File: flow/run.sh
#!/bin/bash
# the make line also repeats each setting of config.mk as NAME=value (left out here)
make -C /OpenROAD-flow-scripts/flow DESIGN_CONFIG=/design/flow/config.mk WORK_HOME=/design/flow/orfs CLKGATE_MAP_FILE= finish
File: flow/config.mk
export PLATFORM = sky130hd
export DESIGN_NAME = tlb
export DESIGN_NICKNAME = tlb
export VERILOG_FILES = /design/flow/design.v
export SDC_FILE = /design/flow/constraint.sdc
export NUM_CORES = 4
export LEC_CHECK = 0
export CAP_MARGIN = 5
export CORE_MARGIN = 2
export CORE_UTILIZATION = 66
export CTS_CLUSTER_SIZE = 61
export SETUP_SLACK_MARGIN = 0.97
export SLEW_MARGIN = 35
File: flow/constraint.sdc
create_clock -name core_clock -period 5.49 [get_ports {clk}]
set_input_delay 1.0980 -clock core_clock [delete_from_list [all_inputs] [get_ports {clk}]]
set_output_delay 1.0980 -clock core_clock [all_outputs]
set_load 0.01 [all_outputs]
File: flow/design.v
module tlb
(
    input  wire                      clk,
    input  wire [               18:0] s0_vppn    ,
    input  wire                       s0_va_bit12,
    input  wire [                9:0] s0_asid    ,
    output wire                       s0_found   ,
    output wire [$clog2(16)-1:0] s0_index   ,  
    output wire [               19:0] s0_ppn     ,
    output wire [                5:0] s0_ps      ,
    output wire [                1:0] s0_plv     ,
    output wire [                1:0] s0_mat     ,
    output wire                       s0_d       ,
    output wire                       s0_v       ,
    input  wire [               18:0] s1_vppn    ,
    input  wire                       s1_va_bit12,
    input  wire [                9:0] s1_asid    ,
    output wire                       s1_found   ,
    output wire [$clog2(16)-1:0] s1_index   ,
    output wire [               19:0] s1_ppn     ,
    output wire [                5:0] s1_ps      ,
    output wire [                1:0] s1_plv     ,
    output wire [                1:0] s1_mat     ,
    output wire                       s1_d       ,
    output wire                       s1_v       ,
    input  wire                      invtlb_valid,
    input  wire [               4:0] invtlb_op   ,
    input  wire                       we     ,
    input  wire [$clog2(16)-1:0] w_index,
    input  wire                       w_e    ,
    input  wire [               18:0] w_vppn ,
    input  wire [                5:0] w_ps   ,
    input  wire [                9:0] w_asid ,
    input  wire                       w_g    ,
    input  wire [               19:0] w_ppn0 ,
    input  wire [                1:0] w_plv0 ,
    input  wire [                1:0] w_mat0 ,
    input  wire                       w_d0   ,
    input  wire                       w_v0   ,
    input  wire [               19:0] w_ppn1 ,
    input  wire [                1:0] w_plv1 ,
    input  wire [                1:0] w_mat1 ,
    input  wire                       w_d1   ,
    input  wire                       w_v1   ,
    input  wire [$clog2(16)-1:0] r_index,
    output wire                       r_e    ,
    output wire [               18:0] r_vppn ,
    output wire [                5:0] r_ps   ,
    output wire [                9:0] r_asid ,
    output wire                       r_g    ,
    output wire [               19:0] r_ppn0 ,
    output wire [                1:0] r_plv0 ,
    output wire [                1:0] r_mat0 ,
    output wire                       r_d0   ,
    output wire                       r_v0   ,
    output wire [               19:0] r_ppn1 ,
    output wire [                1:0] r_plv1 ,
    output wire [                1:0] r_mat1 ,
    output wire                       r_d1   ,
    output wire                       r_v1
);
reg  [16-1:0] tlb_e                     ;
reg  [16-1:0] tlb_ps2MB                 ;  
reg  [        5:0] tlb_ps       [16-1:0];
reg  [       18:0] tlb_vppn     [16-1:0];
reg  [        9:0] tlb_asid     [16-1:0];
reg                tlb_g        [16-1:0];
reg  [       19:0] tlb_ppn0     [16-1:0];
reg  [        1:0] tlb_plv0     [16-1:0];
reg  [        1:0] tlb_mat0     [16-1:0];
reg                tlb_d0       [16-1:0];
reg                tlb_v0       [16-1:0];
reg  [       19:0] tlb_ppn1     [16-1:0];
reg  [        1:0] tlb_plv1     [16-1:0];
reg  [        1:0] tlb_mat1     [16-1:0];
reg                tlb_d1       [16-1:0];
reg                tlb_v1       [16-1:0];
wire [       15:0] match0                    ;
wire [       15:0] match1                    ;
assign match0[ 0] = (s0_vppn[18:9]==tlb_vppn[ 0][18:9])
                 && (tlb_ps2MB[ 0] || s0_vppn[8:0]==tlb_vppn[ 0][8:0])
                 && ((s0_asid==tlb_asid[ 0]) || tlb_g[ 0])
                 && tlb_e[0];
assign match0[ 1] = (s0_vppn[18:9]==tlb_vppn[ 1][18:9])
                 && (tlb_ps2MB[ 1] || s0_vppn[8:0]==tlb_vppn[ 1][8:0])
                 && ((s0_asid==tlb_asid[ 1]) || tlb_g[ 1])
                 && tlb_e[1];
assign match0[ 2] = (s0_vppn[18:9]==tlb_vppn[ 2][18:9])
                 && (tlb_ps2MB[ 2] || s0_vppn[8:0]==tlb_vppn[ 2][8:0])
                 && ((s0_asid==tlb_asid[ 2]) || tlb_g[ 2])
                 && tlb_e[2];
assign match0[ 3] = (s0_vppn[18:9]==tlb_vppn[ 3][18:9])
                 && (tlb_ps2MB[ 3] || s0_vppn[8:0]==tlb_vppn[ 3][8:0])
                 && ((s0_asid==tlb_asid[ 3]) || tlb_g[ 3])
                 && tlb_e[3];
assign match0[ 4] = (s0_vppn[18:9]==tlb_vppn[ 4][18:9])
                 && (tlb_ps2MB[ 4] || s0_vppn[8:0]==tlb_vppn[ 4][8:0])
                 && ((s0_asid==tlb_asid[ 4]) || tlb_g[ 4])
                 && tlb_e[4];
assign match0[ 5] = (s0_vppn[18:9]==tlb_vppn[ 5][18:9])
                 && (tlb_ps2MB[ 5] || s0_vppn[8:0]==tlb_vppn[ 5][8:0])
                 && ((s0_asid==tlb_asid[ 5]) || tlb_g[ 5])
                 && tlb_e[5];
assign match0[ 6] = (s0_vppn[18:9]==tlb_vppn[ 6][18:9])
                 && (tlb_ps2MB[ 6] || s0_vppn[8:0]==tlb_vppn[ 6][8:0])
                 && ((s0_asid==tlb_asid[ 6]) || tlb_g[ 6])
                 && tlb_e[6];
assign match0[ 7] = (s0_vppn[18:9]==tlb_vppn[ 7][18:9])
                 && (tlb_ps2MB[ 7] || s0_vppn[8:0]==tlb_vppn[ 7][8:0])
                 && ((s0_asid==tlb_asid[ 7]) || tlb_g[ 7])
                 && tlb_e[7];
assign match0[ 8] = (s0_vppn[18:9]==tlb_vppn[ 8][18:9])
                 && (tlb_ps2MB[ 8] || s0_vppn[8:0]==tlb_vppn[ 8][8:0])
                 && ((s0_asid==tlb_asid[ 8]) || tlb_g[ 8])
                 && tlb_e[8];
assign match0[ 9] = (s0_vppn[18:9]==tlb_vppn[ 9][18:9])
                 && (tlb_ps2MB[ 9] || s0_vppn[8:0]==tlb_vppn[ 9][8:0])
                 && ((s0_asid==tlb_asid[ 9]) || tlb_g[ 9])
                 && tlb_e[9];
assign match0[10] = (s0_vppn[18:9]==tlb_vppn[10][18:9])
                 && (tlb_ps2MB[10] || s0_vppn[8:0]==tlb_vppn[10][8:0])
                 && ((s0_asid==tlb_asid[10]) || tlb_g[10])
                 && tlb_e[10];
assign match0[11] = (s0_vppn[18:9]==tlb_vppn[11][18:9])
                 && (tlb_ps2MB[11] || s0_vppn[8:0]==tlb_vppn[11][8:0])
                 && ((s0_asid==tlb_asid[11]) || tlb_g[11])
                 && tlb_e[11];
assign match0[12] = (s0_vppn[18:9]==tlb_vppn[12][18:9])
                 && (tlb_ps2MB[12] || s0_vppn[8:0]==tlb_vppn[12][8:0])
                 && ((s0_asid==tlb_asid[12]) || tlb_g[12])
                 && tlb_e[12];
assign match0[13] = (s0_vppn[18:9]==tlb_vppn[13][18:9])
                 && (tlb_ps2MB[13] || s0_vppn[8:0]==tlb_vppn[13][8:0])
                 && ((s0_asid==tlb_asid[13]) || tlb_g[13])
                 && tlb_e[13];
assign match0[14] = (s0_vppn[18:9]==tlb_vppn[14][18:9])
                 && (tlb_ps2MB[14] || s0_vppn[8:0]==tlb_vppn[14][8:0])
                 && ((s0_asid==tlb_asid[14]) || tlb_g[14])
                 && tlb_e[14];
assign match0[15] = (s0_vppn[18:9]==tlb_vppn[15][18:9])
                 && (tlb_ps2MB[15] || s0_vppn[8:0]==tlb_vppn[15][8:0])
                 && ((s0_asid==tlb_asid[15]) || tlb_g[15])
                 && tlb_e[15];
assign match1[ 0] = (s1_vppn[18:9]==tlb_vppn[ 0][18:9])
                 && (tlb_ps2MB[ 0] || s1_vppn[8:0]==tlb_vppn[ 0][8:0])
                 && ((s1_asid==tlb_asid[ 0]) || tlb_g[ 0])
                 && tlb_e[0];
assign match1[ 1] = (s1_vppn[18:9]==tlb_vppn[ 1][18:9])
                 && (tlb_ps2MB[ 1] || s1_vppn[8:0]==tlb_vppn[ 1][8:0])
                 && ((s1_asid==tlb_asid[ 1]) || tlb_g[ 1])
                 && tlb_e[1];
assign match1[ 2] = (s1_vppn[18:9]==tlb_vppn[ 2][18:9])
                 && (tlb_ps2MB[ 2] || s1_vppn[8:0]==tlb_vppn[ 2][8:0])
                 && ((s1_asid==tlb_asid[ 2]) || tlb_g[ 2])
                 && tlb_e[2];
assign match1[ 3] = (s1_vppn[18:9]==tlb_vppn[ 3][18:9])
                 && (tlb_ps2MB[ 3] || s1_vppn[8:0]==tlb_vppn[ 3][8:0])
                 && ((s1_asid==tlb_asid[ 3]) || tlb_g[ 3])
                 && tlb_e[3];
assign match1[ 4] = (s1_vppn[18:9]==tlb_vppn[ 4][18:9])
                 && (tlb_ps2MB[ 4] || s1_vppn[8:0]==tlb_vppn[ 4][8:0])
                 && ((s1_asid==tlb_asid[ 4]) || tlb_g[ 4])
                 && tlb_e[4];
assign match1[ 5] = (s1_vppn[18:9]==tlb_vppn[ 5][18:9])
                 && (tlb_ps2MB[ 5] || s1_vppn[8:0]==tlb_vppn[ 5][8:0])
                 && ((s1_asid==tlb_asid[ 5]) || tlb_g[ 5])
                 && tlb_e[5];
assign match1[ 6] = (s1_vppn[18:9]==tlb_vppn[ 6][18:9])
                 && (tlb_ps2MB[ 6] || s1_vppn[8:0]==tlb_vppn[ 6][8:0])
                 && ((s1_asid==tlb_asid[ 6]) || tlb_g[ 6])
                 && tlb_e[6];
assign match1[ 7] = (s1_vppn[18:9]==tlb_vppn[ 7][18:9])
                 && (tlb_ps2MB[ 7] || s1_vppn[8:0]==tlb_vppn[ 7][8:0])
                 && ((s1_asid==tlb_asid[ 7]) || tlb_g[ 7])
                 && tlb_e[7];
assign match1[ 8] = (s1_vppn[18:9]==tlb_vppn[ 8][18:9])
                 && (tlb_ps2MB[ 8] || s1_vppn[8:0]==tlb_vppn[ 8][8:0])
                 && ((s1_asid==tlb_asid[ 8]) || tlb_g[ 8])
                 && tlb_e[8];
assign match1[ 9] = (s1_vppn[18:9]==tlb_vppn[ 9][18:9])
                 && (tlb_ps2MB[ 9] || s1_vppn[8:0]==tlb_vppn[ 9][8:0])
                 && ((s1_asid==tlb_asid[ 9]) || tlb_g[ 9])
                 && tlb_e[9];
assign match1[10] = (s1_vppn[18:9]==tlb_vppn[10][18:9])
                 && (tlb_ps2MB[10] || s1_vppn[8:0]==tlb_vppn[10][8:0])
                 && ((s1_asid==tlb_asid[10]) || tlb_g[10])
                 && tlb_e[10];
assign match1[11] = (s1_vppn[18:9]==tlb_vppn[11][18:9])
                 && (tlb_ps2MB[11] || s1_vppn[8:0]==tlb_vppn[11][8:0])
                 && ((s1_asid==tlb_asid[11]) || tlb_g[11])
                 && tlb_e[11];
assign match1[12] = (s1_vppn[18:9]==tlb_vppn[12][18:9])
                 && (tlb_ps2MB[12] || s1_vppn[8:0]==tlb_vppn[12][8:0])
                 && ((s1_asid==tlb_asid[12]) || tlb_g[12])
                 && tlb_e[12];
assign match1[13] = (s1_vppn[18:9]==tlb_vppn[13][18:9])
                 && (tlb_ps2MB[13] || s1_vppn[8:0]==tlb_vppn[13][8:0])
                 && ((s1_asid==tlb_asid[13]) || tlb_g[13])
                 && tlb_e[13];
assign match1[14] = (s1_vppn[18:9]==tlb_vppn[14][18:9])
                 && (tlb_ps2MB[14] || s1_vppn[8:0]==tlb_vppn[14][8:0])
                 && ((s1_asid==tlb_asid[14]) || tlb_g[14])
                 && tlb_e[14];
assign match1[15] = (s1_vppn[18:9]==tlb_vppn[15][18:9])
                 && (tlb_ps2MB[15] || s1_vppn[8:0]==tlb_vppn[15][8:0])
                 && ((s1_asid==tlb_asid[15]) || tlb_g[15])
                 && tlb_e[15];
assign s0_found     = match0[ 0] | match0[ 1] | match0[ 2] | match0[ 3]
                    | match0[ 4] | match0[ 5] | match0[ 6] | match0[ 7]
                    | match0[ 8] | match0[ 9] | match0[10] | match0[11]
                    | match0[12] | match0[13] | match0[14] | match0[15];
assign s0_index     = s0_found ? (match0[ 0] ? 4'h0 : (match0[ 1] ? 4'h1 : (
                                  match0[ 2] ? 4'h2 : (match0[ 3] ? 4'h3 : (
                                  match0[ 4] ? 4'h4 : (match0[ 5] ? 4'h5 : (
                                  match0[ 6] ? 4'h6 : (match0[ 7] ? 4'h7 : (
                                  match0[ 8] ? 4'h8 : (match0[ 9] ? 4'h9 : (
                                  match0[10] ? 4'ha : (match0[11] ? 4'hb : (
                                  match0[12] ? 4'hc : (match0[13] ? 4'hd : (
                                  match0[14] ? 4'he : (match0[15] ? 4'hf : 4'hx
                                  )))))))))))))))) : 4'hx;
wire even_or_odd0 = tlb_ps2MB[s0_index] ? s0_vppn[8] : s0_va_bit12;
assign s0_ppn		= s0_found ? (even_or_odd0 ? tlb_ppn1[s0_index] : tlb_ppn0[s0_index])
 :
								 20'hxxx;
assign s0_ps        =   tlb_ps[s0_index]  ;
assign s0_plv       =   even_or_odd0 ? tlb_plv1[s0_index] : tlb_plv0[s0_index];
assign s0_mat       =   even_or_odd0 ? tlb_mat1[s0_index] : tlb_mat0[s0_index];
assign s0_d         =   even_or_odd0 ? tlb_d1[s0_index] : tlb_d0[s0_index];
assign s0_v         =   even_or_odd0 ? tlb_v1[s0_index] : tlb_v0[s0_index];
assign s1_found     = match1[ 0] | match1[ 1] | match1[ 2] | match1[ 3]
                    | match1[ 4] | match1[ 5] | match1[ 6] | match1[ 7]
                    | match1[ 8] | match1[ 9] | match1[10] | match1[11]
                    | match1[12] | match1[13] | match1[14] | match1[15];
assign s1_index     = s1_found ? (match1[ 0] ? 4'h0 : (match1[ 1] ? 4'h1 : (
                                  match1[ 2] ? 4'h2 : (match1[ 3] ? 4'h3 : (
                                  match1[ 4] ? 4'h4 : (match1[ 5] ? 4'h5 : (
                                  match1[ 6] ? 4'h6 : (match1[ 7] ? 4'h7 : (
                                  match1[ 8] ? 4'h8 : (match1[ 9] ? 4'h9 : (
                                  match1[10] ? 4'ha : (match1[11] ? 4'hb : (
                                  match1[12] ? 4'hc : (match1[13] ? 4'hd : (
                                  match1[14] ? 4'he : (match1[15] ? 4'hf : 4'hx
                                  )))))))))))))))) : 4'hx;
wire even_or_odd1 = tlb_ps2MB[s1_index] ? s1_vppn[8] : s1_va_bit12;
assign s1_ppn		= s1_found ? (even_or_odd1 ? tlb_ppn1[s1_index] : tlb_ppn0[s1_index])
 :
								 20'hxxx;
assign s1_ps        =   tlb_ps[s1_index]  ;
assign s1_plv       =   even_or_odd1 ? tlb_plv1[s1_index] : tlb_plv0[s1_index];
assign s1_mat       =   even_or_odd1 ? tlb_mat1[s1_index] : tlb_mat0[s1_index];
assign s1_d         =   even_or_odd1 ? tlb_d1[s1_index] : tlb_d0[s1_index];
assign s1_v         =   even_or_odd1 ? tlb_v1[s1_index] : tlb_v0[s1_index];
integer i;
always @(posedge clk) begin
    if(invtlb_valid) begin
        if(invtlb_op == 5'b00000||invtlb_op == 5'b00001) begin
            for(i = 0; i < 16; i = i+1) begin
                tlb_e[i] <= 1'b0;
            end
        end
        else if(invtlb_op == 5'b00010) begin
            for(i = 0; i < 16; i = i+1) begin
                if(tlb_g[i] == 1'b1) begin
                    tlb_e[i] <= 1'b0;
                end
            end
        end
        else if(invtlb_op == 5'b00011) begin
            for(i = 0; i < 16; i = i+1) begin
                if(tlb_g[i]==1'b0) begin
                    tlb_e[i] <= 1'b0;
                end
            end
        end
        else if(invtlb_op == 5'b00100) begin
            for(i = 0; i < 16; i = i+1) begin
                if(tlb_g[i]==1'b0 && tlb_asid[i]==s1_asid) begin
                    tlb_e[i] <= 1'b0;
                end
            end
        end
        else if(invtlb_op == 5'b00101) begin
            for(i = 0; i < 16; i = i+1) begin
                if(tlb_g[i]==1'b0 && tlb_asid[i]==s1_asid && tlb_vppn[i][18:9]==s1_vppn[18:9] && (tlb_ps2MB[i] || s1_vppn[8:0] == tlb_vppn[i][8:0])) begin
                    tlb_e[i] <= 1'b0;
                end
            end
        end
        else if(invtlb_op == 5'b00110) begin
            for(i = 0; i < 16; i = i+1) begin
                if((tlb_g[i]==1'b1 || tlb_asid[i]==s1_asid) && tlb_vppn[i][18:9]==s1_vppn[18:9] && (tlb_ps2MB[i] || s1_vppn[8:0] == tlb_vppn[i][8:0])) begin
                    tlb_e[i] <= 1'b0;
                end
            end
        end
    end
    if(we) begin
        tlb_e[w_index]       <= w_e                    ;
        tlb_ps[w_index]      <= w_ps                   ;
        tlb_ps2MB[w_index]   <= (w_ps == 6'h15) ? 1 : 0; 
        tlb_vppn[w_index]    <= w_vppn                 ;
        tlb_asid[w_index]    <= w_asid                 ;
        tlb_g[w_index]       <= w_g                    ;
        tlb_ppn0[w_index]    <= w_ppn0                 ;
        tlb_plv0[w_index]    <= w_plv0                 ;
        tlb_mat0[w_index]    <= w_mat0                 ;
        tlb_d0[w_index]      <= w_d0                   ;
        tlb_v0[w_index]      <= w_v0                   ;
        tlb_ppn1[w_index]    <= w_ppn1                 ;
        tlb_plv1[w_index]    <= w_plv1                 ;
        tlb_mat1[w_index]    <= w_mat1                 ;
        tlb_d1[w_index]      <= w_d1                   ;
        tlb_v1[w_index]      <= w_v1                   ;
    end
end
assign r_e      = tlb_e[r_index]   ;
assign r_vppn   = tlb_vppn[r_index];
assign r_ps     = tlb_ps[r_index]  ;
assign r_asid   = tlb_asid[r_index];
assign r_g      = tlb_g[r_index]   ;
assign r_ppn0   = tlb_ppn0[r_index];
assign r_plv0   = tlb_plv0[r_index];
assign r_mat0   = tlb_mat0[r_index];
assign r_d0     = tlb_d0[r_index]  ;
assign r_v0     = tlb_v0[r_index]  ;
assign r_ppn1   = tlb_ppn1[r_index];
assign r_plv1   = tlb_plv1[r_index];
assign r_mat1   = tlb_mat1[r_index];
assign r_d1     = tlb_d1[r_index]  ;
assign r_v1     = tlb_v1[r_index]  ;
endmodule
==> run_summary.xml, run 1 <==
<?xml version="1.0" encoding="UTF-8"?>
<metrics>
  <group name="synthesis">
    <metric name="yosysUniqueCellTypes" unit="">78</metric>
    <metric name="ys_chip_area" unit="um2">85100</metric>
    <metric name="syn_area" unit="um2">85100</metric>
    <metric name="synthDominantAreaCellType" unit="">sky130_fd_sc_hd__edfxtp_1</metric>
    <metric name="post_synthesis_xor_xnor_area_fraction" unit="%">9.57</metric>
    <metric name="ys_warn_count" unit="">1</metric>
    <metric name="top_cell" unit="">sky130_fd_sc_hd__edfxtp_1</metric>
    <metric name="yosys_most_used_dff" unit="">sky130_fd_sc_hd__edfxtp_1</metric>
    <metric name="simple_gate_share_of_the_synthesized_area" unit="%">7.25</metric>
    <metric name="fa_ha_area_share" unit="%">0.0588</metric>
    <metric name="synth_compound_gate_area_share" unit="%">5.70</metric>
    <metric name="netlist.area_leader.share" unit="%">50.2</metric>
    <metric name="synthCells" unit="">6385</metric>
    <metric name="yosys_cells" unit="">6385</metric>
    <metric name="yosys-dominant-comb-family" unit="">multiplexers</metric>
    <metric name="synthMuxAreaShare" unit="%">24.0</metric>
    <metric name="ys_top_cells_by_count" unit="">1424 x sky130_fd_sc_hd__edfxtp_1, 923 x sky130_fd_sc_hd__mux2i_1, 590 x sky130_fd_sc_hd__xor2_1, 551 x sky130_fd_sc_hd__nand2_1, 445 x sky130_fd_sc_hd__mux4_2</metric>
    <metric name="synth-edff-count" unit="">1424</metric>
    <metric name="synth_flop_count" unit="">1440</metric>
    <metric name="yosys-top-cells-area" unit="">sky130_fd_sc_hd__edfxtp_1 50%, sky130_fd_sc_hd__mux4_2 12%, sky130_fd_sc_hd__mux2i_1 11%</metric>
    <metric name="async_reset_ff_share" unit="%">0</metric>
    <metric name="yosys.stat.seqShare" unit="%">50.6</metric>
    <metric name="syn-mean-instance-area" unit="um2">13.3</metric>
    <metric name="syn-num-nets" unit="">6554</metric>
  </group>
  <group name="power">
    <metric name="pwr.group.combinational" unit="mW">3.76</metric>
    <metric name="pwr-share-comb" unit="%">13.6</metric>
    <metric name="maximum_resistive_drop_on_vdd" unit="mV">0.333</metric>
    <metric name="power_clock" unit="mW">11.4</metric>
    <metric name="power.static_leakage" unit="nW">44.6</metric>
    <metric name="swShare" unit="%">26.2</metric>
    <metric name="power_density" unit="nW/um2">243</metric>
    <metric name="clock_power_share" unit="%">41.2</metric>
    <metric name="p_seq_share" unit="%">45.3</metric>
    <metric name="seq_cell_power" unit="mW">12.6</metric>
    <metric name="intPower" unit="mW">20.5</metric>
    <metric name="top_power_group" unit="">sequential cells</metric>
    <metric name="power.switching" unit="mW">7.27</metric>
  </group>
  <group name="worst_setup_path">
    <metric name="path_cells" unit="">buf_6 &gt; buf_12 &gt; buf_4 &gt; xor2_1 &gt; nor3_2 &gt; buf_4 &gt; a41o_4 &gt; nand4_1 &gt; nor2b_4 &gt; a311o_2 &gt; nand2_8 &gt; inv_8 &gt; buf_16 &gt; buf_16 &gt; buf_4 &gt; buf_12 &gt; mux2i_1 &gt; a211oi_2 &gt; a211oi_2 &gt; buf_4 &gt; mux2i_1 &gt; buf_2</metric>
    <metric name="worst_setup_path_end_kind" unit="">output port</metric>
    <metric name="ff2ff_path_depth" unit="">12</metric>
    <metric name="cpLargestDelayFamily" unit="">buffers and inverters</metric>
    <metric name="crit_end" unit="">s1_ppn[11]</metric>
    <metric name="regToRegStartpoint" unit="">tlb_vppn[8][6]$_DFFE_PP_</metric>
    <metric name="worst-path-max-fanout" unit="">8</metric>
    <metric name="startpoint" unit="">s1_vppn[6]</metric>
    <metric name="slowest_stage" unit="">sky130_fd_sc_hd__a211oi_2</metric>
    <metric name="critical_path_arrival" unit="ns">6.20</metric>
    <metric name="cp_num_buf_inv" unit="">11</metric>
    <metric name="worstSetupStartpointType" unit="">input pin</metric>
    <metric name="timing.critical_path.depth" unit="">22</metric>
    <metric name="timing.critical_path.required" unit="ns">4.39</metric>
    <metric name="r2r_end" unit="">tlb_e[8]$_DFF_P_</metric>
    <metric name="critPathMostFrequentCell" unit="">sky130_fd_sc_hd__buf_4</metric>
    <metric name="cp_slowest_stage_delay" unit="ns">0.62</metric>
    <metric name="worst-r2r-setup-slack" unit="ns">1.82</metric>
    <metric name="timing_worst_setup_path_type" unit="">in2out</metric>
  </group>
  <group name="routing">
    <metric name="wl" unit="mm">403</metric>
    <metric name="route.vias.total" unit="">79800</metric>
    <metric name="drt_first_iter_violations" unit="">17800</metric>
    <metric name="post-route-drc-count" unit="">0</metric>
    <metric name="drt-wirelength-per-cell" unit="um">41.0</metric>
    <metric name="drt_pre_antenna_iters" unit="">12</metric>
    <metric name="antenna_left" unit="">0</metric>
    <metric name="post_detailed_route_via_to_cell_ratio" unit="">8.12</metric>
  </group>
  <group name="placement">
    <metric name="dpl_cell_area" unit="um2">99800</metric>
    <metric name="last_weighted_congestion_value_of_the_routability_driven_placer" unit="">1.05</metric>
    <metric name="dp_worst_setup_slack" unit="ns">-2.53</metric>
    <metric name="place.detailed.hpwl" unit="mm">218</metric>
    <metric name="port_buffers" unit="">327</metric>
  </group>
  <group name="clocking">
    <metric name="tritoncts" unit="">done</metric>
    <metric name="clock_tree.buffer_depth" unit="">3</metric>
    <metric name="htree_levels" unit="">4</metric>
    <metric name="clkSinkCount" unit="">1440</metric>
    <metric name="clkLatencyLatePin" unit="ns">0.84</metric>
    <metric name="clock-root-buffer" unit="">sky130_fd_sc_hd__clkbuf_16</metric>
    <metric name="clkTransAtPathRegs" unit="ns">0.06</metric>
    <metric name="number_of_cts_inserted_buffers" unit="">154</metric>
  </group>
  <group name="cells_and_area">
    <metric name="area_growth" unit="%">34.3</metric>
    <metric name="layout.filler_cells" unit="">4737</metric>
    <metric name="stdcell_area" unit="um2">114000</metric>
    <metric name="final-seq-area" unit="um2">43100</metric>
    <metric name="fin_nets" unit="">8185</metric>
    <metric name="logic_area" unit="um2">43400</metric>
  </group>
  <group name="sta">
    <metric name="grt_setup_unrepaired" unit="">true</metric>
    <metric name="whs" unit="ns">0.624</metric>
    <metric name="worst_slack" unit="ns">-1.81</metric>
    <metric name="slew-limit-headroom" unit="%">25.8</metric>
    <metric name="worst-slew-pin-transition" unit="ns">1.11</metric>
    <metric name="max_freq" unit="MHz">137</metric>
    <metric name="min_period" unit="ns">7.30</metric>
    <metric name="fin_crit_sh" unit="%">133</metric>
    <metric name="final-setup-viol-count" unit="">69</metric>
    <metric name="maxSlewViolCount" unit="">0</metric>
    <metric name="hold_viol_final" unit="">0</metric>
    <metric name="final.setup_skew" unit="ns">0.0347</metric>
  </group>
  <group name="job">
    <metric name="openroad.warnings" unit="">38</metric>
    <metric name="max_cap_violations" unit="">0</metric>
  </group>
  <group name="global_route">
    <metric name="groute.usage.overall" unit="%">54.3</metric>
    <metric name="first_global_vias" unit="">74100</metric>
    <metric name="grtUsageMet2" unit="%">78.1</metric>
    <metric name="top_usage_layer" unit="">met2</metric>
    <metric name="gr-usage-met3" unit="%">23.8</metric>
    <metric name="antenna_found_initial" unit="">32</metric>
    <metric name="globalRouteOverflowTotal" unit="">0</metric>
    <metric name="largest_net_degree_at_the_start_of_global_routing" unit="">79</metric>
    <metric name="met1_usage" unit="%">67.2</metric>
    <metric name="grt_pass1_wl" unit="mm">513</metric>
  </group>
  <group name="die">
    <metric name="core_area" unit="um2">128000</metric>
    <metric name="initCoreUtil" unit="%">66.6</metric>
    <metric name="io_pins" unit="">328</metric>
    <metric name="die_y" unit="um">363</metric>
    <metric name="fp.dieW" unit="um">363</metric>
    <metric name="dieArea" unit="um2">132000</metric>
    <metric name="placementRows" unit="">131</metric>
  </group>
  <group name="outcome">
    <metric name="checkFailReasons" unit="">setup timing</metric>
    <metric name="run_status" unit="">failed layout checks</metric>
  </group>
  <group name="worst_hold_path">
    <metric name="timing.hold.worst_path_depth" unit="">2</metric>
    <metric name="hold_path_end" unit="">tlb_e[7]$_DFF_P_</metric>
    <metric name="min-delay-start" unit="">tlb_e[7]$_DFF_P_</metric>
    <metric name="min_path_type" unit="">reg2reg</metric>
  </group>
</metrics>
==> metal layers <==
layer | vias to the layer above | wire, um
li1 | 28100 | -
met1 | 37300 | 118000
met2 | 10600 | 160000
met3 | 3778 | 78800
met4 | 52 | 44000
met5 | - | 1010
==> area by class of cell <==
class                           count  share of cell area, %
Multi-Input combinational cell   4427                   38.0
Sequential cell                  1440                   37.7
Timing Repair Buffer             1968                   17.7
Clock buffer                      180                   3.52
Tap cell                         1662                   1.82
Clock inverter                    103                   1.12
Inverter                           25                 0.0909
Antenna cell                       23                 0.0504
==> through the flow <==
stage,util [%],instances,setup TNS (ns),power [mW]
after floorplan,-,6385,-337.37,14.2
after global placement,78.2,9117,-137.95,15.7
after detailed placement,78.2,9117,-141.35,15.8
after CTS,86.7,9660,-58.85,26.9
after global routing,89.5,9813,-91.63,27.9
final,89.5,9828,-94.92,27.8
==> what timing repair did <==
| item | CTS | global route |
|---|---|---|
| cloned | 30 | 25 |
| buffers inserted | 230 | 120 |
| pin swaps | 180 | 155 |
| endpoints found under the hold margin | 0 | 0 |
| gates resized | 1022 | 452 |
| hold buffers | 0 | 0 |
| endpoints found under the setup margin | 143 | 156 |
==> run 2: changes to the inputs <==
Settings changed: CORE_UTILIZATION 66 to 70, CTS_CLUSTER_SIZE 61 to unset, SETUP_SLACK_MARGIN 0.97 to unset, SLEW_MARGIN 35 to 20.
Clock period 5.49 ns to 6.7 ns, I/O delays scaled along.
==> run_summary.xml, run 2 <==
<?xml version="1.0" encoding="UTF-8"?>
<metrics>
  <group name="synthesis">
    <metric name="simple_gate_share_of_the_synthesized_area" unit="%">7.25</metric>
    <metric name="synth_flop_count" unit="">1440</metric>
    <metric name="syn_area" unit="um2">85100</metric>
    <metric name="top_cell" unit="">sky130_fd_sc_hd__edfxtp_1</metric>
    <metric name="syn-mean-instance-area" unit="um2">13.3</metric>
    <metric name="synthDominantAreaCellType" unit="">sky130_fd_sc_hd__edfxtp_1</metric>
    <metric name="fa_ha_area_share" unit="%">0.0588</metric>
    <metric name="yosys_most_used_dff" unit="">sky130_fd_sc_hd__edfxtp_1</metric>
    <metric name="async_reset_ff_share" unit="%">0</metric>
    <metric name="synth_compound_gate_area_share" unit="%">5.70</metric>
    <metric name="yosys-top-cells-area" unit="">sky130_fd_sc_hd__edfxtp_1 50%, sky130_fd_sc_hd__mux4_2 12%, sky130_fd_sc_hd__mux2i_1 11%</metric>
    <metric name="yosysUniqueCellTypes" unit="">78</metric>
    <metric name="syn-num-nets" unit="">6554</metric>
    <metric name="yosys.stat.seqShare" unit="%">50.6</metric>
    <metric name="synthCells" unit="">6385</metric>
    <metric name="yosys-dominant-comb-family" unit="">multiplexers</metric>
    <metric name="ys_top_cells_by_count" unit="">1424 x sky130_fd_sc_hd__edfxtp_1, 923 x sky130_fd_sc_hd__mux2i_1, 590 x sky130_fd_sc_hd__xor2_1, 551 x sky130_fd_sc_hd__nand2_1, 445 x sky130_fd_sc_hd__mux4_2</metric>
    <metric name="yosys_cells" unit="">6385</metric>
    <metric name="synth-edff-count" unit="">1424</metric>
    <metric name="netlist.area_leader.share" unit="%">50.2</metric>
    <metric name="ys_chip_area" unit="um2">85100</metric>
    <metric name="synthMuxAreaShare" unit="%">24.0</metric>
    <metric name="post_synthesis_xor_xnor_area_fraction" unit="%">9.57</metric>
    <metric name="ys_warn_count" unit="">1</metric>
  </group>
  <group name="die">
    <metric name="die_y" unit="um">353</metric>
    <metric name="fp.dieW" unit="um">353</metric>
    <metric name="io_pins" unit="">328</metric>
    <metric name="initCoreUtil" unit="%">70.7</metric>
    <metric name="dieArea" unit="um2">124000</metric>
    <metric name="placementRows" unit="">127</metric>
    <metric name="core_area" unit="um2">120000</metric>
  </group>
  <group name="clocking">
    <metric name="clock_tree.buffer_depth" unit="">3</metric>
    <metric name="clock-root-buffer" unit="">sky130_fd_sc_hd__clkbuf_16</metric>
    <metric name="clkSinkCount" unit="">1440</metric>
    <metric name="htree_levels" unit="">4</metric>
    <metric name="number_of_cts_inserted_buffers" unit="">152</metric>
  </group>
  <group name="outcome">
    <metric name="run_status" unit="">stopped before the end</metric>
    <metric name="flow.stopped_at" unit="">global routing</metric>
  </group>
  <group name="placement">
    <metric name="last_weighted_congestion_value_of_the_routability_driven_placer" unit="">1.07</metric>
    <metric name="dp_worst_setup_slack" unit="ns">-1.70</metric>
    <metric name="place.detailed.hpwl" unit="mm">217</metric>
    <metric name="dpl_cell_area" unit="um2">96900</metric>
    <metric name="port_buffers" unit="">327</metric>
  </group>
</metrics>
## run 2: what timing repair did
item,in CTS
gates resized,1020
cloned,29
setup endpoints to repair,69
endpoints found under the hold margin,0
pin swaps,171
setup buffers,213
hold buffers,0
## run 2: through the flow
stage / hold slack [ns] / TNS, ns / instances / power [mW] / util, %
2_1_floorplan: 0.459 / 0 / 6385 / 11.6 / -
3_3_place_gp: 0.491 / -80.19 / 8739 / 12.7 / 80.6
3_5_place_dp: 0.500 / -85.36 / 8739 / 12.8 / 80.6
4_1_cts: 0.509 / -9.60 / 9246 / 21.4 / 89.0
==> run 3: changes to the inputs <==
Settings changed: ABC_AREA set to 1, CAP_MARGIN 5 to 20, CORE_UTILIZATION 70 to 71, CTS_CLUSTER_DIAMETER set to 238, CTS_CLUSTER_SIZE set to 18, HOLD_SLACK_MARGIN set to -0.09, MAX_ROUTING_LAYER set to met4, SETUP_SLACK_MARGIN set to 1.72.
Clock period 6.7 ns to 9.62 ns, I/O delays scaled along.
==> run_summary.xml, run 3 <==
<?xml version="1.0" encoding="UTF-8"?>
<metrics>
  <group name="placement">
    <metric name="placed_cells" unit="">12800</metric>
    <metric name="place.detailed.hpwl" unit="mm">243</metric>
    <metric name="dpl_cell_area" unit="um2">96600</metric>
    <metric name="last_weighted_congestion_value_of_the_routability_driven_placer" unit="">1.14</metric>
    <metric name="port_buffers" unit="">327</metric>
    <metric name="dp_worst_setup_slack" unit="ns">0.417</metric>
  </group>
  <group name="die">
    <metric name="io_pins" unit="">328</metric>
    <metric name="core_area" unit="um2">128000</metric>
    <metric name="placementRows" unit="">131</metric>
    <metric name="fp.dieW" unit="um">363</metric>
    <metric name="dieArea" unit="um2">132000</metric>
    <metric name="die_y" unit="um">363</metric>
    <metric name="initCoreUtil" unit="%">71.7</metric>
  </group>
  <group name="clocking">
    <metric name="clock_tree.buffer_depth" unit="">3</metric>
    <metric name="number_of_cts_inserted_buffers" unit="">89</metric>
    <metric name="clkSinkCount" unit="">1440</metric>
    <metric name="clock-root-buffer" unit="">sky130_fd_sc_hd__clkbuf_16</metric>
    <metric name="cts_hold_repair.buffers" unit="">0</metric>
    <metric name="htree_levels" unit="">3</metric>
  </group>
  <group name="synthesis">
    <metric name="yosys_most_used_dff" unit="">sky130_fd_sc_hd__edfxtp_1</metric>
    <metric name="synthDominantAreaCellType" unit="">sky130_fd_sc_hd__edfxtp_1</metric>
    <metric name="netlist.area_leader.share" unit="%">46.6</metric>
    <metric name="synth_flop_count" unit="">1440</metric>
    <metric name="synth-edff-count" unit="">1424</metric>
    <metric name="top_cell" unit="">sky130_fd_sc_hd__nand2_1</metric>
    <metric name="syn-num-nets" unit="">11500</metric>
    <metric name="post_synthesis_xor_xnor_area_fraction" unit="%">3.49</metric>
    <metric name="yosys-dominant-comb-family" unit="">simple AND/OR/NAND/NOR gates</metric>
    <metric name="async_reset_ff_share" unit="%">0</metric>
    <metric name="simple_gate_share_of_the_synthesized_area" unit="%">22.8</metric>
    <metric name="synth_compound_gate_area_share" unit="%">17.1</metric>
    <metric name="yosys-top-cells-area" unit="">sky130_fd_sc_hd__edfxtp_1 47%, sky130_fd_sc_hd__nand2_1 9.0%, sky130_fd_sc_hd__nand3_1 7.7%</metric>
    <metric name="ys_top_cells_by_count" unit="">2207 x sky130_fd_sc_hd__nand2_1, 1424 x sky130_fd_sc_hd__edfxtp_1, 1415 x sky130_fd_sc_hd__nand3_1, 1186 x sky130_fd_sc_hd__o21ai_0, 1142 x sky130_fd_sc_hd__inv_1</metric>
    <metric name="yosysUniqueCellTypes" unit="">70</metric>
    <metric name="synthMuxAreaShare" unit="%">0</metric>
    <metric name="yosys_cells" unit="">11300</metric>
    <metric name="ys_chip_area" unit="um2">91700</metric>
    <metric name="synthCells" unit="">11300</metric>
    <metric name="syn-mean-instance-area" unit="um2">8.09</metric>
    <metric name="fa_ha_area_share" unit="%">0.0546</metric>
    <metric name="ys_warn_count" unit="">1</metric>
    <metric name="syn_area" unit="um2">91700</metric>
    <metric name="yosys.stat.seqShare" unit="%">47.0</metric>
  </group>
  <group name="outcome">
    <metric name="flow.stopped_at" unit="">global routing</metric>
    <metric name="run_status" unit="">stopped before the end</metric>
  </group>
</metrics>
==> run 3: what timing repair did <==
item / in CTS
setup buffers: 148
cloned: 58
resized: 645
setup endpoints to repair: 70
pin swaps: 95
hold endpoints to repair: 0
==> run 3: through the flow <==
step / total power [mW] / hold slack (ns)
after floorplan: 8.22 / 0.498
after global placement: 8.99 / 0.555
after detailed placement: 9.03 / 0.565
after CTS: 12.8 / 0.575
==> run 4: changes to the inputs <==
Settings changed: ABC_AREA 1 to unset, CELL_PAD_IN_SITES_DETAIL_PLACEMENT set to 2, CELL_PAD_IN_SITES_GLOBAL_PLACEMENT set to 2, CORE_UTILIZATION 71 to 40, CTS_CLUSTER_DIAMETER 238 to 375, CTS_CLUSTER_SIZE 18 to unset, HOLD_SLACK_MARGIN -0.09 to unset, SETUP_SLACK_MARGIN 1.72 to 0.3, TNS_END_PERCENT set to 90.
Clock period 9.62 ns to 10.8 ns, I/O delays scaled along.
==> run_summary.xml, run 4 <==
<?xml version="1.0" encoding="UTF-8"?>
<metrics>
  <group name="synthesis">
    <metric name="synthMuxAreaShare" unit="%">24.0</metric>
    <metric name="yosys_most_used_dff" unit="">sky130_fd_sc_hd__edfxtp_1</metric>
    <metric name="synthDominantAreaCellType" unit="">sky130_fd_sc_hd__edfxtp_1</metric>
    <metric name="syn-mean-instance-area" unit="um2">13.3</metric>
    <metric name="post_synthesis_xor_xnor_area_fraction" unit="%">9.57</metric>
    <metric name="synth-edff-count" unit="">1424</metric>
    <metric name="netlist.area_leader.share" unit="%">50.2</metric>
    <metric name="ys_top_cells_by_count" unit="">1424 x sky130_fd_sc_hd__edfxtp_1, 923 x sky130_fd_sc_hd__mux2i_1, 590 x sky130_fd_sc_hd__xor2_1, 551 x sky130_fd_sc_hd__nand2_1, 445 x sky130_fd_sc_hd__mux4_2</metric>
    <metric name="top_cell" unit="">sky130_fd_sc_hd__edfxtp_1</metric>
    <metric name="async_reset_ff_share" unit="%">0</metric>
    <metric name="ys_warn_count" unit="">1</metric>
    <metric name="synth_flop_count" unit="">1440</metric>
    <metric name="yosysUniqueCellTypes" unit="">78</metric>
    <metric name="fa_ha_area_share" unit="%">0.0588</metric>
    <metric name="yosys_cells" unit="">6385</metric>
    <metric name="ys_chip_area" unit="um2">85100</metric>
    <metric name="syn_area" unit="um2">85100</metric>
    <metric name="synth_compound_gate_area_share" unit="%">5.70</metric>
    <metric name="simple_gate_share_of_the_synthesized_area" unit="%">7.25</metric>
    <metric name="yosys.stat.seqShare" unit="%">50.6</metric>
    <metric name="syn-num-nets" unit="">6554</metric>
    <metric name="synthCells" unit="">6385</metric>
    <metric name="yosys-dominant-comb-family" unit="">multiplexers</metric>
    <metric name="yosys-top-cells-area" unit="">sky130_fd_sc_hd__edfxtp_1 50%, sky130_fd_sc_hd__mux4_2 12%, sky130_fd_sc_hd__mux2i_1 11%</metric>
  </group>
  <group name="clocking">
    <metric name="clkSinkCount" unit="">1440</metric>
    <metric name="clkTransAtPathRegs" unit="ns">0.06</metric>
    <metric name="clock-root-buffer" unit="">sky130_fd_sc_hd__clkbuf_16</metric>
    <metric name="tritoncts" unit="">done</metric>
    <metric name="htree_levels" unit="">4</metric>
    <metric name="number_of_cts_inserted_buffers" unit="">172</metric>
    <metric name="cts_hold_repair.buffers" unit="">0</metric>
    <metric name="clock_tree.buffer_depth" unit="">3</metric>
    <metric name="clkLatencyLatePin" unit="ns">0.83</metric>
  </group>
  <group name="worst_hold_path">
    <metric name="min_path_type" unit="">reg2reg</metric>
    <metric name="timing.hold.worst_path_depth" unit="">2</metric>
    <metric name="min-delay-start" unit="">tlb_e[6]$_DFF_P_</metric>
    <metric name="hold_path_end" unit="">tlb_e[6]$_DFF_P_</metric>
  </group>
  <group name="die">
    <metric name="initCoreUtil" unit="%">40.2</metric>
    <metric name="placementRows" unit="">169</metric>
    <metric name="io_pins" unit="">328</metric>
    <metric name="die_y" unit="um">465</metric>
    <metric name="fp.dieW" unit="um">465</metric>
    <metric name="core_area" unit="um2">212000</metric>
    <metric name="dieArea" unit="um2">216000</metric>
  </group>
  <group name="global_route">
    <metric name="grt_pass1_wl" unit="mm">529</metric>
    <metric name="met1_usage" unit="%">51.8</metric>
    <metric name="gr-usage-met3" unit="%">4.67</metric>
    <metric name="top_usage_layer" unit="">met2</metric>
    <metric name="globalRouteOverflowTotal" unit="">0</metric>
    <metric name="antenna_found_initial" unit="">31</metric>
    <metric name="groute.usage.overall" unit="%">35.4</metric>
    <metric name="largest_net_degree_at_the_start_of_global_routing" unit="">108</metric>
    <metric name="grtUsageMet2" unit="%">52.1</metric>
    <metric name="first_global_vias" unit="">65400</metric>
  </group>
  <group name="power">
    <metric name="pwr.group.combinational" unit="mW">1.46</metric>
    <metric name="seq_cell_power" unit="mW">6.40</metric>
    <metric name="clock_power_share" unit="%">42.0</metric>
    <metric name="top_power_group" unit="">sequential cells</metric>
    <metric name="p_seq_share" unit="%">47.3</metric>
    <metric name="power.switching" unit="mW">3.46</metric>
    <metric name="maximum_resistive_drop_on_vdd" unit="mV">0.165</metric>
    <metric name="power_density" unit="nW/um2">134</metric>
    <metric name="pwr-share-comb" unit="%">10.8</metric>
    <metric name="power.total" unit="mW">13.5</metric>
    <metric name="swShare" unit="%">25.6</metric>
    <metric name="power_clock" unit="mW">5.68</metric>
    <metric name="intPower" unit="mW">10.1</metric>
    <metric name="power.static_leakage" unit="nW">37.0</metric>
  </group>
  <group name="sta">
    <metric name="final.setup_skew" unit="ns">0.0159</metric>
    <metric name="whs" unit="ns">0.528</metric>
    <metric name="max_freq" unit="MHz">95.5</metric>
    <metric name="worst_slack" unit="ns">0.328</metric>
    <metric name="final-setup-viol-count" unit="">0</metric>
    <metric name="slew-limit-headroom" unit="%">20.2</metric>
    <metric name="worst-slew-pin-transition" unit="ns">1.19</metric>
    <metric name="fin_crit_sh" unit="%">97.0</metric>
    <metric name="grt_setup_unrepaired" unit="">false</metric>
    <metric name="hold_viol_final" unit="">0</metric>
    <metric name="maxSlewViolCount" unit="">0</metric>
    <metric name="min_period" unit="ns">10.47</metric>
  </group>
  <group name="cells_and_area">
    <metric name="area_growth" unit="%">18.5</metric>
    <metric name="stdcell_area" unit="um2">101000</metric>
    <metric name="logic_area" unit="um2">40500</metric>
    <metric name="layout.filler_cells" unit="">20400</metric>
    <metric name="fin_nets" unit="">7096</metric>
    <metric name="final-seq-area" unit="um2">43100</metric>
  </group>
  <group name="worst_setup_path">
    <metric name="worst-path-max-fanout" unit="">12</metric>
    <metric name="worst-r2r-setup-slack" unit="ns">7.67</metric>
    <metric name="timing.critical_path.depth" unit="">19</metric>
    <metric name="r2r_end" unit="">tlb_e[15]$_DFF_P_</metric>
    <metric name="cp_slowest_stage_delay" unit="ns">0.62</metric>
    <metric name="worstSetupStartpointType" unit="">input pin</metric>
    <metric name="crit_end" unit="">s1_ppn[6]</metric>
    <metric name="worst_setup_path_end_kind" unit="">output port</metric>
    <metric name="startpoint" unit="">s1_asid[3]</metric>
    <metric name="path_cells" unit="">clkdlybuf4s50_1 &gt; buf_4 &gt; xor2_1 &gt; nor4_1 &gt; a41oi_1 &gt; nor4_4 &gt; nor2b_1 &gt; o41a_1 &gt; a41o_4 &gt; mux2i_1 &gt; o2bb2ai_2 &gt; a221oi_2 &gt; buf_4 &gt; o311a_2 &gt; mux2i_4 &gt; buf_12 &gt; mux2i_2 &gt; buf_4 &gt; clkdlybuf4s50_1</metric>
    <metric name="cpLargestDelayFamily" unit="">buffers and inverters</metric>
    <metric name="cp_num_buf_inv" unit="">6</metric>
    <metric name="timing_worst_setup_path_type" unit="">in2out</metric>
    <metric name="slowest_stage" unit="">sky130_fd_sc_hd__clkdlybuf4s50_1</metric>
    <metric name="ff2ff_path_depth" unit="">10</metric>
    <metric name="critPathMostFrequentCell" unit="">sky130_fd_sc_hd__buf_4</metric>
    <metric name="regToRegStartpoint" unit="">tlb_vppn[15][3]$_DFFE_PP_</metric>
    <metric name="timing.critical_path.required" unit="ns">8.64</metric>
    <metric name="critical_path_arrival" unit="ns">8.31</metric>
  </group>
  <group name="placement">
    <metric name="last_weighted_congestion_value_of_the_routability_driven_placer" unit="">0.966</metric>
    <metric name="place.detailed.hpwl" unit="mm">259</metric>
    <metric name="port_buffers" unit="">327</metric>
    <metric name="dpl_cell_area" unit="um2">94800</metric>
    <metric name="dp_worst_setup_slack" unit="ns">-0.482</metric>
  </group>
  <group name="routing">
    <metric name="drt_first_iter_violations" unit="">7102</metric>
    <metric name="antenna_left" unit="">0</metric>
    <metric name="wl" unit="mm">379</metric>
    <metric name="drt-wirelength-per-cell" unit="um">38.3</metric>
    <metric name="drt_pre_antenna_iters" unit="">5</metric>
    <metric name="post-route-drc-count" unit="">0</metric>
    <metric name="route.vias.total" unit="">63400</metric>
    <metric name="post_detailed_route_via_to_cell_ratio" unit="">6.40</metric>
  </group>
  <group name="job">
    <metric name="openroad.warnings" unit="">35</metric>
    <metric name="max_cap_violations" unit="">0</metric>
  </group>
  <group name="outcome">
    <metric name="run_status" unit="">finished clean</metric>
  </group>
</metrics>
-- run 4: layout make-up --
| cell class | count | area share, % |
|---|---|---|
| Antenna cell | 20 | 0.0496 |
| Tap cell | 2821 | 3.50 |
| Multi-Input combinational cell | 4427 | 40.2 |
| Clock inverter | 105 | 0.778 |
| Clock buffer | 206 | 4.48 |
| Inverter | 25 | 0.102 |
| Timing Repair Buffer | 861 | 8.19 |
| Sequential cell | 1440 | 42.7 |
-- run 4: per-stage QoR --
| step | TNS (ns) | utilization [%] | instances |
|---|---|---|---|
| 2_1_floorplan | 0 | - | 6385 |
| 3_3_place_gp | -3.07 | 44.7 | 9557 |
| 3_5_place_dp | -3.06 | 44.7 | 9558 |
| 4_1_cts | 0 | 47.4 | 9874 |
| 5_1_grt | 0 | 47.6 | 9899 |
| 6_report | 0 | 47.6 | 9905 |
-- run 4: layer usage --
metal / vias to the layer above / part of all wire [%] / wire [um]
met2: 2673 / 44 / 168000
met5: - / 0 / 0
met4: 0 / 2.7 / 10300
li1: 25900 / - / -
met3: 446 / 7.1 / 26900
met1: 34400 / 46 / 174000
-- run 4: repair_timing --
action | CTS | global route
setup buffers | 5 | 10
endpoints found under the setup margin | 51 | 38
resized | 56 | 64
pin swaps | 2 | 12
==> run 5: changes to the inputs <==
Settings changed: CELL_PAD_IN_SITES_DETAIL_PLACEMENT 2 to unset, CELL_PAD_IN_SITES_GLOBAL_PLACEMENT 2 to unset, CORE_UTILIZATION 40 to 71, CTS_CLUSTER_DIAMETER 375 to 381, CTS_CLUSTER_SIZE set to 14, MAX_ROUTING_LAYER met4 to unset, PLACE_DENSITY_LB_ADDON set to 0.3, SETUP_SLACK_MARGIN 0.3 to 0.9, TNS_END_PERCENT 90 to 80.
Clock period 10.8 ns to 5.49 ns, I/O delays scaled along.
==> run_summary.xml, run 5 <==
<?xml version="1.0" encoding="UTF-8"?>
<metrics>
  <group name="clocking">
    <metric name="clock_tree.buffer_depth" unit="">3</metric>
    <metric name="clkSinkCount" unit="">1440</metric>
    <metric name="number_of_cts_inserted_buffers" unit="">112</metric>
    <metric name="clock-root-buffer" unit="">sky130_fd_sc_hd__clkbuf_16</metric>
    <metric name="cts_hold_repair.buffers" unit="">0</metric>
    <metric name="htree_levels" unit="">3</metric>
  </group>
  <group name="synthesis">
    <metric name="ys_warn_count" unit="">1</metric>
    <metric name="ys_chip_area" unit="um2">85100</metric>
    <metric name="synthDominantAreaCellType" unit="">sky130_fd_sc_hd__edfxtp_1</metric>
    <metric name="syn-mean-instance-area" unit="um2">13.3</metric>
    <metric name="netlist.area_leader.share" unit="%">50.2</metric>
    <metric name="syn-num-nets" unit="">6554</metric>
    <metric name="yosys_most_used_dff" unit="">sky130_fd_sc_hd__edfxtp_1</metric>
    <metric name="synthMuxAreaShare" unit="%">24.0</metric>
    <metric name="yosys.stat.seqShare" unit="%">50.6</metric>
    <metric name="synthCells" unit="">6385</metric>
    <metric name="synth_flop_count" unit="">1440</metric>
    <metric name="synth-edff-count" unit="">1424</metric>
    <metric name="yosys_cells" unit="">6385</metric>
    <metric name="yosys-dominant-comb-family" unit="">multiplexers</metric>
    <metric name="top_cell" unit="">sky130_fd_sc_hd__edfxtp_1</metric>
    <metric name="post_synthesis_xor_xnor_area_fraction" unit="%">9.57</metric>
    <metric name="yosysUniqueCellTypes" unit="">78</metric>
    <metric name="simple_gate_share_of_the_synthesized_area" unit="%">7.25</metric>
    <metric name="async_reset_ff_share" unit="%">0</metric>
    <metric name="ys_top_cells_by_count" unit="">1424 x sky130_fd_sc_hd__edfxtp_1, 923 x sky130_fd_sc_hd__mux2i_1, 590 x sky130_fd_sc_hd__xor2_1, 551 x sky130_fd_sc_hd__nand2_1, 445 x sky130_fd_sc_hd__mux4_2</metric>
    <metric name="syn_area" unit="um2">85100</metric>
    <metric name="fa_ha_area_share" unit="%">0.0588</metric>
    <metric name="yosys-top-cells-area" unit="">sky130_fd_sc_hd__edfxtp_1 50%, sky130_fd_sc_hd__mux4_2 12%, sky130_fd_sc_hd__mux2i_1 11%</metric>
    <metric name="synth_compound_gate_area_share" unit="%">5.70</metric>
  </group>
  <group name="die">
    <metric name="io_pins" unit="">328</metric>
    <metric name="die_y" unit="um">350</metric>
    <metric name="dieArea" unit="um2">123000</metric>
    <metric name="placementRows" unit="">127</metric>
    <metric name="initCoreUtil" unit="%">71.3</metric>
    <metric name="core_area" unit="um2">119000</metric>
    <metric name="fp.dieW" unit="um">350</metric>
  </group>
  <group name="placement">
    <metric name="last_weighted_congestion_value_of_the_routability_driven_placer" unit="">1.14</metric>
    <metric name="place.detailed.hpwl" unit="mm">229</metric>
    <metric name="port_buffers" unit="">327</metric>
    <metric name="dpl_cell_area" unit="um2">101000</metric>
  </group>
  <group name="outcome">
    <metric name="run_status" unit="">stopped before the end</metric>
    <metric name="flow.first_error" unit="">[ERROR GRT-0232] Routing congestion too high. Check the congestion heatmap in the GUI.</metric>
    <metric name="flow.stopped_at" unit="">global routing</metric>
  </group>
  <group name="global_route">
    <metric name="groute.usage.overall" unit="%">95.3</metric>
    <metric name="globalRouteOverflowTotal" unit="">3047</metric>
  </group>
</metrics>
run 5: per-layer routing:
metal  track usage (%)  GRT overflow
met3              87.7           245
met1              92.2           231
met2               104          1547
met4               101          1001
met5              75.5            23
run 5: per-stage QoR:
step / setup slack [ns] / hold slack [ns] / std cells / TNS (ns) / total power, mW
4_1_cts: -0.999 / 0.560 / 9694 / -56.40 / 23.3
3_5_place_dp: -2.40 / 0.550 / 9173 / -137.97 / 15.7
3_3_place_gp: -2.57 / 0.531 / 9173 / -143.04 / 15.7
2_1_floorplan: -0.464 / 0.459 / 6385 / -337.37 / 14.2
run 5: repair_timing:
| item | 4_1_cts |
|---|---|
| buffers inserted | 343 |
| cloned | 39 |
| gates resized | 1412 |
| endpoints found under the setup margin | 129 |
| pin swaps | 257 |
==> run 6: changes to the inputs <==
Settings changed: ABC_AREA set to 1, CAP_MARGIN 20 to 10, CORE_ASPECT_RATIO set to 0.92, CORE_UTILIZATION 71 to 72, CTS_CLUSTER_DIAMETER 381 to 376, CTS_CLUSTER_SIZE 14 to 15, HOLD_SLACK_MARGIN set to 0.28, PLACE_DENSITY_LB_ADDON 0.3 to unset, SETUP_SLACK_MARGIN 0.9 to 1.1, TNS_END_PERCENT 80 to unset.
Clock period 5.49 ns to 4.28 ns, I/O delays scaled along.
==> run_summary.xml, run 6 <==
<?xml version="1.0" encoding="UTF-8"?>
<metrics>
  <group name="synthesis">
    <metric name="synthMuxAreaShare" unit="%">0</metric>
    <metric name="async_reset_ff_share" unit="%">0</metric>
    <metric name="synthDominantAreaCellType" unit="">sky130_fd_sc_hd__edfxtp_1</metric>
    <metric name="synth_compound_gate_area_share" unit="%">17.1</metric>
    <metric name="simple_gate_share_of_the_synthesized_area" unit="%">22.8</metric>
    <metric name="yosys_cells" unit="">11300</metric>
    <metric name="ys_top_cells_by_count" unit="">2207 x sky130_fd_sc_hd__nand2_1, 1424 x sky130_fd_sc_hd__edfxtp_1, 1415 x sky130_fd_sc_hd__nand3_1, 1186 x sky130_fd_sc_hd__o21ai_0, 1142 x sky130_fd_sc_hd__inv_1</metric>
    <metric name="yosys.stat.seqShare" unit="%">47.0</metric>
    <metric name="netlist.area_leader.share" unit="%">46.6</metric>
    <metric name="yosys-dominant-comb-family" unit="">simple AND/OR/NAND/NOR gates</metric>
    <metric name="synth-edff-count" unit="">1424</metric>
    <metric name="ys_chip_area" unit="um2">91700</metric>
    <metric name="post_synthesis_xor_xnor_area_fraction" unit="%">3.49</metric>
    <metric name="syn-mean-instance-area" unit="um2">8.09</metric>
    <metric name="yosysUniqueCellTypes" unit="">70</metric>
    <metric name="yosys-top-cells-area" unit="">sky130_fd_sc_hd__edfxtp_1 47%, sky130_fd_sc_hd__nand2_1 9.0%, sky130_fd_sc_hd__nand3_1 7.7%</metric>
    <metric name="syn-num-nets" unit="">11500</metric>
    <metric name="yosys_most_used_dff" unit="">sky130_fd_sc_hd__edfxtp_1</metric>
    <metric name="ys_warn_count" unit="">1</metric>
    <metric name="synth_flop_count" unit="">1440</metric>
    <metric name="syn_area" unit="um2">91700</metric>
    <metric name="fa_ha_area_share" unit="%">0.0546</metric>
    <metric name="synthCells" unit="">11300</metric>
    <metric name="top_cell" unit="">sky130_fd_sc_hd__nand2_1</metric>
  </group>
  <group name="clocking">
    <metric name="htree_levels" unit="">3</metric>
    <metric name="clock-root-buffer" unit="">sky130_fd_sc_hd__clkbuf_16</metric>
    <metric name="clock_tree.buffer_depth" unit="">3</metric>
    <metric name="clkSinkCount" unit="">1440</metric>
    <metric name="number_of_cts_inserted_buffers" unit="">105</metric>
  </group>
  <group name="die">
    <metric name="die_y" unit="um">346</metric>
    <metric name="core_area" unit="um2">126000</metric>
    <metric name="placementRows" unit="">125</metric>
    <metric name="io_pins" unit="">328</metric>
    <metric name="initCoreUtil" unit="%">72.6</metric>
    <metric name="dieArea" unit="um2">130000</metric>
    <metric name="fp.dieW" unit="um">376</metric>
  </group>
  <group name="outcome">
    <metric name="run_status" unit="">stopped before the end</metric>
    <metric name="flow.first_error" unit="">[ERROR GRT-0232] Routing congestion too high. Check the congestion heatmap in the GUI.</metric>
    <metric name="flow.stopped_at" unit="">global routing</metric>
  </group>
  <group name="placement">
    <metric name="port_buffers" unit="">327</metric>
    <metric name="place.detailed.hpwl" unit="mm">266</metric>
    <metric name="dpl_cell_area" unit="um2">107000</metric>
    <metric name="placed_cells" unit="">14000</metric>
    <metric name="last_weighted_congestion_value_of_the_routability_driven_placer" unit="">1.20</metric>
  </group>
  <group name="global_route">
    <metric name="groute.usage.overall" unit="%">94.0</metric>
    <metric name="globalRouteOverflowTotal" unit="">1481</metric>
  </group>
</metrics>
-- run 6: per-stage QoR --
| step | setup TNS, ns | util (%) | setup WS (ns) |
|---|---|---|---|
| 3_3_place_gp | -145.32 | 84.9 | -2.41 |
| 3_5_place_dp | -151.70 | 84.9 | -2.47 |
| 2_1_floorplan | 0 | - | 0.0185 |
| 4_1_cts | -84.95 | 92.8 | -1.33 |
-- run 6: timing repair --
action	in CTS
resized	1291
endpoints found under the setup margin	164
endpoints found under the hold margin	0
setup buffers	237
gates cloned	67
pin swaps	369
hold buffers	0
-- run 6: routing by layer --
layer | global-route usage (%) | GRT overflow
met1 | 93.8 | 180
met2 | 99.3 | 624
met3 | 90.1 | 197
met4 | 91.6 | 435
met5 | 82.8 | 45
==> run 7: changes to the inputs <==
Settings changed: ABC_AREA 1 to unset, CAP_MARGIN 10 to 20, CORE_ASPECT_RATIO 0.92 to unset, CORE_UTILIZATION 72 to 66, CTS_CLUSTER_DIAMETER 376 to unset, CTS_CLUSTER_SIZE 15 to 61, HOLD_SLACK_MARGIN 0.28 to unset, SETUP_SLACK_MARGIN 1.1 to 0.97.
Clock period 4.28 ns to 5.62 ns, I/O delays scaled along.
==> run_summary.xml, run 7 <==
<?xml version="1.0" encoding="UTF-8"?>
<metrics>
  <group name="die">
    <metric name="fp.dieW" unit="um">363</metric>
    <metric name="placementRows" unit="">131</metric>
    <metric name="initCoreUtil" unit="%">66.6</metric>
    <metric name="die_y" unit="um">363</metric>
    <metric name="core_area" unit="um2">128000</metric>
    <metric name="io_pins" unit="">328</metric>
  </group>
  <group name="synthesis">
    <metric name="syn-num-nets" unit="">6554</metric>
    <metric name="async_reset_ff_share" unit="%">0</metric>
    <metric name="yosys_cells" unit="">6385</metric>
    <metric name="netlist.area_leader.share" unit="%">50.2</metric>
    <metric name="yosysUniqueCellTypes" unit="">78</metric>
    <metric name="yosys.stat.seqShare" unit="%">50.6</metric>
    <metric name="simple_gate_share_of_the_synthesized_area" unit="%">7.25</metric>
    <metric name="ys_warn_count" unit="">1</metric>
    <metric name="fa_ha_area_share" unit="%">0.0588</metric>
    <metric name="yosys_most_used_dff" unit="">sky130_fd_sc_hd__edfxtp_1</metric>
    <metric name="yosys-dominant-comb-family" unit="">multiplexers</metric>
    <metric name="synthDominantAreaCellType" unit="">sky130_fd_sc_hd__edfxtp_1</metric>
    <metric name="post_synthesis_xor_xnor_area_fraction" unit="%">9.57</metric>
    <metric name="synthMuxAreaShare" unit="%">24.0</metric>
    <metric name="synth_compound_gate_area_share" unit="%">5.70</metric>
    <metric name="syn_area" unit="um2">85100</metric>
    <metric name="synth-edff-count" unit="">1424</metric>
    <metric name="synthCells" unit="">6385</metric>
    <metric name="ys_chip_area" unit="um2">85100</metric>
    <metric name="synth_flop_count" unit="">1440</metric>
    <metric name="syn-mean-instance-area" unit="um2">13.3</metric>
    <metric name="yosys-top-cells-area" unit="">sky130_fd_sc_hd__edfxtp_1 50%, sky130_fd_sc_hd__mux4_2 12%, sky130_fd_sc_hd__mux2i_1 11%</metric>
    <metric name="top_cell" unit="">sky130_fd_sc_hd__edfxtp_1</metric>
  </group>
  <group name="worst_setup_path">
    <metric name="worstSetupStartpointType" unit="">input pin</metric>
    <metric name="crit_end" unit="">s0_ppn[11]</metric>
    <metric name="cp_num_buf_inv" unit="">13</metric>
    <metric name="worst-path-max-fanout" unit="">11</metric>
    <metric name="cp_slowest_stage_delay" unit="ns">0.44</metric>
    <metric name="r2r_end" unit="">tlb_e[15]$_DFF_P_</metric>
    <metric name="timing_worst_setup_path_type" unit="">in2out</metric>
    <metric name="worst-r2r-setup-slack" unit="ns">2.18</metric>
    <metric name="slowest_stage" unit="">sky130_fd_sc_hd__or4_4</metric>
    <metric name="path_cells" unit="">buf_2 &gt; buf_12 &gt; buf_8 &gt; buf_4 &gt; xor2_1 &gt; nor4_1 &gt; a41oi_1 &gt; buf_4 &gt; or4_4 &gt; o22ai_4 &gt; buf_6 &gt; o221ai_4 &gt; buf_6 &gt; a31oi_4 &gt; buf_6 &gt; buf_12 &gt; buf_16 &gt; buf_8 &gt; buf_16 &gt; o21ai_0 &gt; o21ai_0 &gt; o21ai_0 &gt; mux2i_4 &gt; buf_2</metric>
    <metric name="regToRegStartpoint" unit="">tlb_vppn[15][6]$_DFFE_PP_</metric>
    <metric name="cpLargestDelayFamily" unit="">buffers and inverters</metric>
    <metric name="ff2ff_path_depth" unit="">11</metric>
    <metric name="timing.critical_path.required" unit="ns">4.50</metric>
    <metric name="worst_setup_path_end_kind" unit="">output port</metric>
    <metric name="critical_path_arrival" unit="ns">6.05</metric>
  </group>
  <group name="power">
    <metric name="swShare" unit="%">26.4</metric>
    <metric name="clock_power_share" unit="%">39.7</metric>
    <metric name="maximum_resistive_drop_on_vdd" unit="mV">0.302</metric>
    <metric name="seq_cell_power" unit="mW">12.3</metric>
    <metric name="intPower" unit="mW">19.4</metric>
    <metric name="pwr.group.combinational" unit="mW">3.57</metric>
    <metric name="top_power_group" unit="">sequential cells</metric>
    <metric name="p_seq_share" unit="%">46.7</metric>
    <metric name="power_density" unit="nW/um2">232</metric>
    <metric name="power.static_leakage" unit="nW">44.1</metric>
  </group>
  <group name="job">
    <metric name="openroad.warnings" unit="">36</metric>
    <metric name="max_cap_violations" unit="">0</metric>
  </group>
  <group name="clocking">
    <metric name="clkTransAtPathRegs" unit="ns">0.06</metric>
    <metric name="htree_levels" unit="">4</metric>
    <metric name="clkLatencyLatePin" unit="ns">0.83</metric>
    <metric name="cts_hold_repair.buffers" unit="">0</metric>
    <metric name="tritoncts" unit="">done</metric>
    <metric name="number_of_cts_inserted_buffers" unit="">155</metric>
    <metric name="clock-root-buffer" unit="">sky130_fd_sc_hd__clkbuf_16</metric>
    <metric name="clkSinkCount" unit="">1440</metric>
    <metric name="clock_tree.buffer_depth" unit="">3</metric>
  </group>
  <group name="sta">
    <metric name="final.setup_skew" unit="ns">0.0470</metric>
    <metric name="final-setup-viol-count" unit="">64</metric>
    <metric name="fin_crit_sh" unit="%">128</metric>
    <metric name="maxSlewViolCount" unit="">0</metric>
    <metric name="grt_setup_unrepaired" unit="">true</metric>
    <metric name="min_period" unit="ns">7.18</metric>
    <metric name="worst_slack" unit="ns">-1.56</metric>
    <metric name="slew-limit-headroom" unit="%">16.4</metric>
  </group>
  <group name="global_route">
    <metric name="antenna_found_initial" unit="">31</metric>
    <metric name="first_global_vias" unit="">74500</metric>
    <metric name="globalRouteOverflowTotal" unit="">0</metric>
    <metric name="grt_pass1_wl" unit="mm">517</metric>
    <metric name="groute.usage.overall" unit="%">54.8</metric>
    <metric name="largest_net_degree_at_the_start_of_global_routing" unit="">78</metric>
  </group>
  <group name="placement">
    <metric name="port_buffers" unit="">327</metric>
    <metric name="dpl_cell_area" unit="um2">99900</metric>
    <metric name="place.detailed.hpwl" unit="mm">217</metric>
    <metric name="dp_worst_setup_slack" unit="ns">-2.36</metric>
    <metric name="last_weighted_congestion_value_of_the_routability_driven_placer" unit="">1.08</metric>
  </group>
  <group name="worst_hold_path">
    <metric name="timing.hold.worst_path_depth" unit="">2</metric>
    <metric name="min_path_type" unit="">reg2reg</metric>
    <metric name="min-delay-start" unit="">tlb_e[3]$_DFF_P_</metric>
    <metric name="hold_path_end" unit="">tlb_e[3]$_DFF_P_</metric>
  </group>
  <group name="outcome">
    <metric name="run_status" unit="">failed layout checks</metric>
    <metric name="checkFailReasons" unit="">setup timing</metric>
  </group>
  <group name="routing">
    <metric name="post-route-drc-count" unit="">0</metric>
    <metric name="wl" unit="mm">388</metric>
    <metric name="drt_pre_antenna_iters" unit="">20</metric>
    <metric name="post_detailed_route_via_to_cell_ratio" unit="">7.97</metric>
    <metric name="route.vias.total" unit="">78000</metric>
    <metric name="drt-wirelength-per-cell" unit="um">39.7</metric>
    <metric name="antenna_left" unit="">0</metric>
  </group>
  <group name="cells_and_area">
    <metric name="finish.utilization" unit="%">88.9</metric>
    <metric name="stdcell_area" unit="um2">113000</metric>
    <metric name="area_growth" unit="%">33.3</metric>
    <metric name="fin_nets" unit="">8152</metric>
  </group>
</metrics>
==> run 7: per-stage QoR <==
| step | hold slack, ns | total power, mW | setup TNS (ns) | instances |
|---|---|---|---|---|
| CTS | 0.566 | 25.6 | -51.84 | 9705 |
| detailed placement | 0.557 | 15.4 | -134.01 | 9157 |
| floorplan | 0.459 | 13.8 | -250.48 | 6385 |
| global route | 0.614 | 26.5 | -76.48 | 9775 |
| global placement | 0.560 | 15.4 | -130.13 | 9157 |
| finish | 0.602 | 26.3 | -74.68 | 9789 |
==> run 7: layout make-up <==
cell class | instances | area (um2)
Clock buffer | 184 | 3990
Inverter | 25 | 106
Tap cell | 1662 | 2080
Timing Repair Buffer | 1934 | 19800
Sequential cell | 1440 | 43100
Clock inverter | 96 | 978
Fill cell | 5036 | 14200
Antenna cell | 21 | 52.6
Multi-Input combinational cell | 4427 | 43400
==> run 7: repair_timing <==
item	4_1_cts	5_1_grt
buffers inserted	220	55
endpoints found under the hold margin	0	0
setup endpoints to repair	127	97
gates resized	1222	279
cloned	48	7
pin swaps	209	104
==> run 7: metal layers <==
metal	vias to the layer above	global-route usage (%)	wire, um
met3	3342	25.7	74000
met5	-	0.944	461
met1	36600	66.9	117000
met4	30	37.1	39900
li1	28000	-	-
met2	9936	77.6	157000
Power figures rest on the tool's default switching activity, not on a simulated workload.
